## job 101
## Cinema
module Cinema(input [17:0]SW, input clk, input rst, output reg [17:0]LEDR , input [3:0]KEY, output [7:0]HEX0,
			  output [7:0]HEX4, output [7:0]HEX5, output [7:0]HEX6, output [7:0]HEX7, output [7:0]HEX1, output [7:0]HEX2, output [7:0]HEX3);
For scale: about 190 flip-flops, about 110 I/O pins, roughly 17000 sq um of cells after synthesis.
Settings: LEC_CHECK=0, ABC_AREA=1, CAP_MARGIN=20, CORE_MARGIN=2, CORE_UTILIZATION=72, CTS_CLUSTER_DIAMETER=244, CTS_CLUSTER_SIZE=79, PLACE_DENSITY_LB_ADDON=0.01, SLEW_MARGIN=20; clock period 14.3 ns.
run.sh (not shown) runs the stock make flow with config.mk's settings and CLKGATE_MAP_FILE=.
5_1_grt: job 101 exited with error
Relative to job 101, the following input files were edited for job 102:
# job 101
export LEC_CHECK = 0
export ABC_AREA = 1
export CAP_MARGIN = 20
export CORE_MARGIN = 2
export CORE_UTILIZATION = 72
export CTS_CLUSTER_DIAMETER = 244
export CTS_CLUSTER_SIZE = 79
export PLACE_DENSITY_LB_ADDON = 0.01
export SLEW_MARGIN = 20
create_clock -name core_clock -period 14.3 [get_ports {clk}]
# job 102
export LEC_CHECK = 0
export ABC_AREA = 1
export CAP_MARGIN = 20
export CORE_MARGIN = 2
export CORE_UTILIZATION = 72
export CTS_CLUSTER_DIAMETER = 170
export CTS_CLUSTER_SIZE = 98
export SLEW_MARGIN = 20
create_clock -name core_clock -period 13.0 [get_ports {clk}]
==> comparison <==
- Post-place setup slack (higher): job 101
- Job 102 against job 101: number of setup buffers added after CTS fell 105; HPWL after detailed placement has increased.
- Sort job 101 and job 102 by weighted congestion reported at the end of routability-driven placement, ascending, and job 101 comes first.
- Of job 101 and job 102, the higher standard cell area after detailed placement belongs to job 102.
- As the logs show, job 102 stopped at 5_1_grt after a tool error, so it never reached the end of the flow.
For job 103, these inputs were changed with respect to job 102:
# job 102
export LEC_CHECK = 0
export ABC_AREA = 1
export CAP_MARGIN = 20
export CORE_MARGIN = 2
export CORE_UTILIZATION = 72
export CTS_CLUSTER_DIAMETER = 170
export CTS_CLUSTER_SIZE = 98
export SLEW_MARGIN = 20
create_clock -name core_clock -period 13.0 [get_ports {clk}]
# job 103
export LEC_CHECK = 0
export ABC_AREA = 1
export CAP_MARGIN = 20
export CORE_MARGIN = 2
export CORE_UTILIZATION = 72
export CTS_CLUSTER_DIAMETER = 371
export CTS_CLUSTER_SIZE = 98
export SLEW_MARGIN = 20
export TNS_END_PERCENT = 5
create_clock -name core_clock -period 10.8 [get_ports {clk}]
Job 103: aborted in 5_1_grt (tool error)
Synthesized cell count: job 103 vs job 102 identical
[compare] base=job 102 new=job 103: post-detailed-placement half-perimeter wirelength shows an increase of about 3.4%.
As far as worst-case clock buffer depth goes, job 102 and job 103 are indistinguishable; the numbers are identical.
Area inside the core boundary: job 102 vs job 103 identical
Looking at setup fix buffers added after clock tree synthesis across job 102 and job 103, the one that comes out lower is job 102.
The following lists how job 104 was set up differently from job 103:
# job 103
export LEC_CHECK = 0
export ABC_AREA = 1
export CAP_MARGIN = 20
export CORE_MARGIN = 2
export CORE_UTILIZATION = 72
export CTS_CLUSTER_DIAMETER = 371
export CTS_CLUSTER_SIZE = 98
export SLEW_MARGIN = 20
export TNS_END_PERCENT = 5
create_clock -name core_clock -period 10.8 [get_ports {clk}]
# job 104
export LEC_CHECK = 0
export ABC_AREA = 1
export CAP_MARGIN = 20
export CORE_MARGIN = 2
export CORE_UTILIZATION = 72
export HOLD_SLACK_MARGIN = -0.08
export PLACE_DENSITY_LB_ADDON = 0.01
export SLEW_MARGIN = 20
export TNS_END_PERCENT = 5
create_clock -name core_clock -period 14.5 [get_ports {clk}]
Results
Between job 104 and job 103, the difference in total clock sinks is negligible. The flow ended early for job 104: it failed with a tool error in 5_1_grt. Post-CTS resize count, job 104 vs job 103: down by more than a quarter. Diff job 104..job 103 | synthesized cell count | unchanged. Width of the die: job 103 vs job 104, no meaningful difference.
> inputs changed (job 104 -> job 105)
# job 104
export LEC_CHECK = 0
export ABC_AREA = 1
export CAP_MARGIN = 20
export CORE_MARGIN = 2
export CORE_UTILIZATION = 72
export HOLD_SLACK_MARGIN = -0.08
export PLACE_DENSITY_LB_ADDON = 0.01
export SLEW_MARGIN = 20
export TNS_END_PERCENT = 5
create_clock -name core_clock -period 14.5 [get_ports {clk}]
# job 105
export LEC_CHECK = 0
export ABC_AREA = 1
export CAP_MARGIN = 20
export CORE_MARGIN = 2
export CORE_UTILIZATION = 72
export CTS_CLUSTER_SIZE = 79
export HOLD_SLACK_MARGIN = 0.29
export PLACE_DENSITY_LB_ADDON = 0.01
export SLEW_MARGIN = 20
create_clock -name core_clock -period 14.3 [get_ports {clk}]
Findings:
- Job 105 never completed, since it errored out during 5_1_grt.
- From job 105 to job 104, synthesized instance count did not move at all.
- Diff job 105..job 104 | number of placement rows | unchanged
- Comparing job 104 against job 105, there is no change at all in post-synthesis adder-cell area fraction.


Setup of run A:
Cinema again, from the RTL that the note above started with.
==> flow/design.v (excerpt) <==
module Cinema(input [17:0]SW, input clk, input rst, output reg [17:0]LEDR , input [3:0]KEY, output [7:0]HEX0,
			  output [7:0]HEX4, output [7:0]HEX5, output [7:0]HEX6, output [7:0]HEX7, output [7:0]HEX1, output [7:0]HEX2, output [7:0]HEX3);
integer filmeEscolhido;  
integer filme;  
integer horarioEscolhido;  
integer horario;  
integer assentoEscolhido;  
reg [17:0] assento11;  
reg [17:0] assento12;  
reg [17:0] assento21;  
reg [17:0] assento22;  
integer valorInserido;  
integer valor;  
integer pago;  
integer quantidadeDeIngresso;  
integer trocoFeito;  
integer troco;  
wire [7:0]F = 4'hF;  
wire [7:0]H = 4'hC;  
reg [7:0]dFilme;  
reg [7:0]dHorario;  
reg [7:0]display1;  
reg [7:0]display2;  
reg [7:0]display3;  
reg [7:0]display4;  
integer bouncing;  
integer bouncing2;  
integer i;  
integer pagoAgora;  
always@(posedge clk) begin
  if (rst) begin  
    filmeEscolhido <= 0; filme <= 0; horarioEscolhido <= 0; horario <= 0; assentoEscolhido <= 0;
    assento11 <= 0; assento12 <= 0; assento21 <= 0; assento22 <= 0;
    valorInserido <= 0; valor <= 0; pago <= 0; quantidadeDeIngresso <= 0; trocoFeito <= 0; troco <= 0;
    dFilme <= 0; dHorario <= 0; display1 <= 0; display2 <= 0; display3 <= 0; display4 <= 0;
    bouncing <= 0; LEDR <= 0;
  end else begin
    if(!filmeEscolhido && bouncing == 0) begin  
		troco = 0;
        if(KEY == 4'b1110) begin  
            filme = 1;  
            filmeEscolhido = 1;  
            dFilme = 4'h1;  
            bouncing = 1;  
        end
        if(KEY == 4'b1101) begin  
            filme = 2;  
  ...
Settings: LEC_CHECK=0, ABC_AREA=1, CAP_MARGIN=0, CELL_PAD_IN_SITES_GLOBAL_PLACEMENT=1, CORE_MARGIN=7, CORE_UTILIZATION=56, CTS_CLUSTER_DIAMETER=247, CTS_CLUSTER_SIZE=98, MAX_ROUTING_LAYER=met5, PLACE_DENSITY=0.35, SLEW_MARGIN=20, TNS_END_PERCENT=15; clock period 19.9 ns.
Changes in run B relative to run A:
- setting PLACE_DENSITY_LB_ADDON to 0.12 for the first time
- changing ABC_AREA from 1 to 0
- changing CTS_CLUSTER_DIAMETER from 247 to 323
- changing CTS_CLUSTER_SIZE from 98 to 94
- setting GPL_ROUTABILITY_DRIVEN to 0 for the first time
- changing CELL_PAD_IN_SITES_GLOBAL_PLACEMENT from 1 to 3
- removing PLACE_DENSITY (formerly 0.35)
- changing TNS_END_PERCENT from 15 to 5
- changing CORE_UTILIZATION from 56 to 26
--- outcome ---
Compared with run A, in run B layout clock buffer count rose by 1; clock skew rose by 7.5 ps; die area rose by 110%; standard-cell row count rose by 48%; count of inserted antenna diode cells stayed essentially flat.
From run A to run B the numbers moved as follows: number of buffers outside the clock class in the layout went up; iteration count of the initial detailed-routing pass went up.
Side by side, number of cells in Yosys stat turned out lower in run B than in run A.
Of run B and run A, run B shows the lower highest attainable clock frequency, with run A above it.
Changes in run C relative to run B:
- CTS_CLUSTER_DIAMETER removed (was 323)
- CELL_PAD_IN_SITES_GLOBAL_PLACEMENT changed from 3 to 0
- PLACE_DENSITY_LB_ADDON changed from 0.12 to 0.01
- CORE_UTILIZATION changed from 26 to 72
- GPL_ROUTABILITY_DRIVEN removed (was 0)
- CORE_MARGIN changed from 7 to 2
- TNS_END_PERCENT changed from 5 to 80
- CTS_CLUSTER_SIZE removed (was 94)
- the clock period (ns, I/O delays scaled along) changed from 19.9 to 15.7
- Status run C: flow complete, layout not clean - negative setup slack
- From run B to run C the numbers moved as follows: buffers plus inverters on the worst setup path now larger; count of clock-buffer cells in the layout now smaller; final hold slack now smaller; largest stage delay on the critical path now smaller.
- Run C against run B: count of inserted tapcells shrank by 63%, met3 wire length grew by about 380%.
Here is what was changed in the inputs of run D compared with run C.
- swapping 0 for 20 in CAP_MARGIN
- clearing TNS_END_PERCENT, which used to be 80
- clearing CELL_PAD_IN_SITES_GLOBAL_PLACEMENT, which used to be 0
- clearing MAX_ROUTING_LAYER, which used to be met5
- clearing ABC_AREA, which used to be 0
- swapping 15.7 for 14.3 in the clock period (ns, I/O delays scaled along)
==> results <==
Of the runs run D and run C, none of them finished clean.
Run C ran in full, but the layout does not pass; the checks complain about negative setup slack.
The first-pass GRT wire length number comes out lower for run D vs run C.
Delta (run D minus run C): area growth from synthesis to layout increased 1.7 points, met2 demand-to-capacity share in global routing decreased 3.5 points, worst slew margin relative to its limit increased 3.2 points, met3 demand-to-capacity share in global routing decreased 1.2 points.
Compared with run C, the router placed more vias in run D.
